==> v14: inputs <==
==> flow/design.v (excerpt) <==
module measure_sys(
	input            sys_clk,
	input            sys_rst_n,
	input      [7:0] askdemod_data,    
	input      [9:0] fsk_demod,        
	input      [7:0] pskdemod_data,    
	output     [7:0] demod_data,
	output     [7:0] uart_mod_type,
	output    [15:0] uart_demod_fre,
	output     [7:0] uart_mod_depth,
	output reg [7:0] uart_delta_freq
);
	localparam SAMPLE_DIV = 249;   
	localparam WAVE_DIV   = 24;    
	wire [8:0] fskdemod_data_9;
	wire [9:0] fskdemod_data_10;
	wire [7:0] ma;
	wire [7:0] mf;
	wire ask_is_sine_wave;
	wire fsk_is_sine_wave;
	wire [7:0] askdemod_vpp;
	wire [9:0] fskdemod_vpp;
	wire [7:0] pskdemod_vpp;
	wire [7:0] askdemod_dc_offset;
	wire [7:0] ask_papr;
	wire [9:0] fsk_papr;
	wire [7:0] psk_papr;
	wire [15:0] ask_freq_out;
	wire [15:0] fsk_freq_out;
	wire [15:0] psk_freq_out;
	signed_unsigned_converter #(9) signed_unsigned_converter_fsk2(
		.data_in(fsk_demod[8:0]),
		.is_signed(1'b1),
		.data_out(fskdemod_data_9)
	);
	signed_unsigned_converter #(10) signed_unsigned_converter_fsk3(
		.data_in(fsk_demod),
		.is_signed(1'b1),
		.data_out(fskdemod_data_10)
	);
	wire sample_en;
	clk_divider #(.FRE_DIV(SAMPLE_DIV)) clk_divider_inst(
		.clk(sys_clk),
		.rst_n(sys_rst_n),
		.sample_en(sample_en)
	);
	measure #(.N(8), .WAVE_DIV(WAVE_DIV)) measure_ask(
		.clk(sys_clk),
		.sample_en(sample_en),
		.rst_n(sys_rst_n),
		.signal_in_unsigned(askdemod_data),
  ...
==> flow/config.mk <==
export PLATFORM = sky130hd
export DESIGN_NAME = measure_sys
export DESIGN_NICKNAME = measure_sys
export VERILOG_FILES = /design/flow/design.v
export SDC_FILE = /design/flow/constraint.sdc
export NUM_CORES = 4
export LEC_CHECK = 0
export CAP_MARGIN = 0
export CELL_PAD_IN_SITES_GLOBAL_PLACEMENT = 0
export CORE_ASPECT_RATIO = 0.71
export CORE_MARGIN = 2
export CORE_UTILIZATION = 68
export CTS_CLUSTER_SIZE = 90
export GPL_ROUTABILITY_DRIVEN = 1
export MAX_ROUTING_LAYER = met4
export MIN_ROUTING_LAYER = met1
export PLACE_DENSITY_LB_ADDON = 0.22
export SETUP_SLACK_MARGIN = 5.0
export SLEW_MARGIN = 20
==> flow/constraint.sdc <==
create_clock -name core_clock -period 77.3 [get_ports {sys_clk}]
set_input_delay 15.4600 -clock core_clock [delete_from_list [all_inputs] [get_ports {sys_clk}]]
set_output_delay 15.4600 -clock core_clock [all_outputs]
set_load 0.01 [all_outputs]
run.sh (not shown) runs the stock make flow with config.mk's settings and CLKGATE_MAP_FILE=.
==> v21 (differences from v14) <==
- CORE_ASPECT_RATIO: 0.71 -> 0.94
- CORE_UTILIZATION: 68 -> 69
- CTS_CLUSTER_SIZE: 90 -> 24
==> results <==
Against v14, the clock skew of v21 is higher by 0.012 ns. Final cell count is about the same in v14 and v21. Sequential share of layout area is about the same in v14 and v21. Of v14 and v21, v21 has the higher setup slack (gap 0.31 ns).


==> run X: inputs <==
Starting RTL as in the previous note.
export LEC_CHECK = 0
export CAP_MARGIN = 15
export CELL_PAD_IN_SITES_GLOBAL_PLACEMENT = 3
export CORE_ASPECT_RATIO = 0.98
export CORE_MARGIN = 9
export CORE_UTILIZATION = 33
export GPL_ROUTABILITY_DRIVEN = 1
export GPL_TIMING_DRIVEN = 0
export HOLD_SLACK_MARGIN = 0.17
export MAX_ROUTING_LAYER = met5
export MIN_ROUTING_LAYER = met2
export PLACE_DENSITY_LB_ADDON = 0.09
export SETUP_SLACK_MARGIN = -1.21
export SLEW_MARGIN = 20
export TNS_END_PERCENT = 60
create_clock -name core_clock -period 50.2 [get_ports {sys_clk}]
==> run A: changes against run X <==
- CELL_PAD_IN_SITES_DETAIL_PLACEMENT: not set -> 1
- CELL_PAD_IN_SITES_GLOBAL_PLACEMENT: 3 -> not set
- CORE_ASPECT_RATIO: 0.98 -> not set
- CORE_UTILIZATION: 33 -> 41
- CTS_CLUSTER_DIAMETER: not set -> 373
- GPL_ROUTABILITY_DRIVEN: 1 -> not set
- GPL_TIMING_DRIVEN: 0 -> not set
- HOLD_SLACK_MARGIN: 0.17 -> not set
- MAX_ROUTING_LAYER: met5 -> met4
- MIN_ROUTING_LAYER: met2 -> not set
- PLACE_DENSITY: not set -> 0.92
- PLACE_DENSITY_LB_ADDON: 0.09 -> not set
- SETUP_SLACK_MARGIN: -1.21 -> -2.0
- TNS_END_PERCENT: 60 -> not set
==> flow/constraint.sdc (replaced) <==
create_clock -name core_clock -period 78.7 [get_ports {sys_clk}]
set_input_delay 15.7400 -clock core_clock [delete_from_list [all_inputs] [get_ports {sys_clk}]]
set_output_delay 15.7400 -clock core_clock [all_outputs]
set_load 0.01 [all_outputs]
==> comparison <==
- Die area: run X is higher than run A (23%).
- Run X finished with negative setup slack left. Run A ended with an error in 5_1_grt.
- Synthesized area is the same in run X and run A.
- Synthesized cell count is the same in run X and run A.
==> figures <==
Status: run A aborted with a tool error; run X finished with violations
Stage where the flow stopped: run A 5_1_grt; run X -
Reasons for failing layout checks: run A -; run X negative setup slack
Placer congestion estimate: run A 0.969; run X 0.876
Number of placed instances with taps included: run A 14,400; run X 15,300
Worst slack, placed: run A 15,550 ps; run X -13,570 ps
Setup Buffers After CTS: run A 0; run X 248
Core Area: run A 221,000 µm²; run X 275,000 µm²
X dimension of the die: run A 490 µm; run X 550 µm
PostCTS Resize Cnt: run A 0; run X 552
Vertical die dimension: run A 490 µm; run X 539 µm
Placed cell area: run A 95,300 µm²; run X 97,100 µm²
Row count: run A 172; run X 190
Floorplan die area: run A 240,000 µm²; run X 296,000 µm²


==> job 3539 <==
Starting RTL as in the previous note.
clock: 69.8 ns
lec_check: 0
abc_area: 1
cap_margin: 40
core_margin: 2
core_utilization: 72
cts_cluster_diameter: 227
hold_slack_margin: 0.29
place_density: 0.65
slew_margin: 20
==> inputs of job 9011, as changes to job 3539 <==
CAP_MARGIN = 0   (was 40)
CTS_CLUSTER_DIAMETER = 194   (was 227)
HOLD_SLACK_MARGIN = not set   (was 0.29)
PLACE_DENSITY = not set   (was 0.65)
TNS_END_PERCENT = 5   (was not set)
==> flow/constraint.sdc (replaced) <==
create_clock -name core_clock -period 37.5 [get_ports {sys_clk}]
set_input_delay 7.5000 -clock core_clock [delete_from_list [all_inputs] [get_ports {sys_clk}]]
set_output_delay 7.5000 -clock core_clock [all_outputs]
set_load 0.01 [all_outputs]
==> summary.txt <==
yosys + openroad results -> Stop stage=5_1_grt, GP Congestion=0.993, Error=[ERROR GRT-0232] Routing congestion too high. Check the congestion heatmap in the GUI., status=did not finish, met2 usage=94.7%
The numbers above come from job 9011.

==> summary.txt <==
impl run done, here's what came out: Slew Viols, Final=0, Register Area=13500 um^2, post-DR wirelength/cell=16.6 um, status=finished clean, Period minus WS final=51990 ps, GP Congestion=0.979
The numbers above come from job 3539.



==> build 64: inputs <==
measure_sys again, from the RTL that the note above started with.
clock: 97.9 ns
lec_check: 0
abc_area: 1
cap_margin: 25
cell_pad_in_sites_detail_placement: 2
cell_pad_in_sites_global_placement: 2
core_aspect_ratio: 0.9
core_margin: 8
core_utilization: 50
gpl_routability_driven: 0
setup_slack_margin: 5.0
slew_margin: 20
==> build 94 (differences from build 64) <==
==> flow/config.mk (replaced) <==
export PLATFORM = sky130hd
export DESIGN_NAME = measure_sys
export DESIGN_NICKNAME = measure_sys
export VERILOG_FILES = /design/flow/design.v
export SDC_FILE = /design/flow/constraint.sdc
export NUM_CORES = 4
export LEC_CHECK = 0
export CAP_MARGIN = 0
export CELL_PAD_IN_SITES_GLOBAL_PLACEMENT = 0
export CORE_ASPECT_RATIO = 0.98
export CORE_MARGIN = 2
export CORE_UTILIZATION = 66
export GPL_ROUTABILITY_DRIVEN = 0
export MAX_ROUTING_LAYER = met4
export MIN_ROUTING_LAYER = met1
export SETUP_SLACK_MARGIN = 5.0
export SLEW_MARGIN = 20
==> flow/constraint.sdc (replaced) <==
create_clock -name core_clock -period 52.7 [get_ports {sys_clk}]
set_input_delay 10.5400 -clock core_clock [delete_from_list [all_inputs] [get_ports {sys_clk}]]
set_output_delay 10.5400 -clock core_clock [all_outputs]
set_load 0.01 [all_outputs]
==> comparison <==
Build 94 went through all stages and came out clean. Build 64 aborted during detailed placement (DPL-0033).
Between build 64 and build 94, the lower die area is in build 94 (gap about 40%, measured against build 94).
Against build 64, the synthesized cell count of build 94 is smaller by about 15%.
Between build 94 and build 64, the lower area after synthesis is in build 94 (gap 1.5%, measured against build 64).
==> figures <==
metric	build 64	build 94
Run status	aborted with a tool error	no timing/DRC/antenna violations
Last stage reached	detailed placement	-
Site row count	150	135
YS chip area	92,800 sq um	91,500 sq um
Chip Area	200,000 sq um	142,000 sq um
Area share of the largest cell type after synthesis	0.198	0.201
Count of cell types in the netlist	86	136
Fa+ha+maj area frac	0.250	0.254
Synth Seq Share	0.145	0.148
Yosys xor share	0.0823	0.0554
Init Core Util	0.502	0.664
Post-Syn Area per Cell	6.85 sq um	7.90 sq um
Core footprint	185,000 sq um	138,000 sq um
Area fraction in and, or, nand and nor cells	0.250	0.204
Mux cell area share	0.00156	0.0337
Die width	470 microns	380 microns
Post-synthesis cell count from yosys	13,600	11,600


==> run B <==
measure_sys again, from the RTL that the note above started with.
clock: 35.1 ns
lec_check: 0
abc_area: 0
cap_margin: 20
core_margin: 2
core_utilization: 70
cts_cluster_diameter: 216
setup_slack_margin: -2.0
slew_margin: 20
==> run F: changes against run B <==
==> flow/config.mk (replaced) <==
export PLATFORM = sky130hd
export DESIGN_NAME = measure_sys
export DESIGN_NICKNAME = measure_sys
export VERILOG_FILES = /design/flow/design.v
export SDC_FILE = /design/flow/constraint.sdc
export NUM_CORES = 4
export LEC_CHECK = 0
export CAP_MARGIN = 20
export CORE_MARGIN = 2
export CORE_UTILIZATION = 40
export GPL_ROUTABILITY_DRIVEN = 0
export MAX_ROUTING_LAYER = met4
export SLEW_MARGIN = 20
==> flow/constraint.sdc (replaced) <==
create_clock -name core_clock -period 100.0 [get_ports {sys_clk}]
set_input_delay 20.0000 -clock core_clock [delete_from_list [all_inputs] [get_ports {sys_clk}]]
set_output_delay 20.0000 -clock core_clock [all_outputs]
set_load 0.01 [all_outputs]
==> results.yml <==
# physical design summary
floorplan:
  coreArea_mm2: 0.130
  die_w_um: 366
  initCoreUtil_pct: 70.6
status:
  error: "[ERROR GRT-0116] Global routing finished with congestion. Check the congestion regions in the DRC Viewer."
  failing_step: "global routing (5_1_grt)"
  status: "stopped before the end"
place:
  dp_cells: 16000
  place_hpwl_um: 271000
  pre_cts_ws_ns: -12.76
global_routing:
  grt_usage_pct: 90.5
  use_met1_pct: 87.2
  met3_usage_pct: 81.7
clock_tree:
  cts.repair.resized: 303
That was run B.
==> results.yml <==
# yosys + openroad results
floorplan:
  initCoreUtil_pct: 40.3
  coreArea_mm2: 0.227
  rows: 175
global_routing:
  grt-ovfl-total: 0
  met3_usage_pct: 1.94
  use_met1_pct: 28.2
worst_setup_path:
  cp_data_required_time_ns: 100.52
  path_common_cell: "o21a_1"
timing:
  min_period_ns: 60.94
  timing.final.ws_setup_ns: 39.06
pwr:
  maxPowerGroup: "the clock network"
  comb_power_share_pct: 5.2
  p_per_area_mw_per_mm2: 5.38
  p_comb_uw: 27.6
place:
  dp_cells: 14400
  pre_cts_ws_ns: 40.20
clock_tree:
  cts.repair.resized: 0
status:
  status: "finished clean"
That was run F.
Power figures rest on the tool's default switching activity, not on a simulated workload.
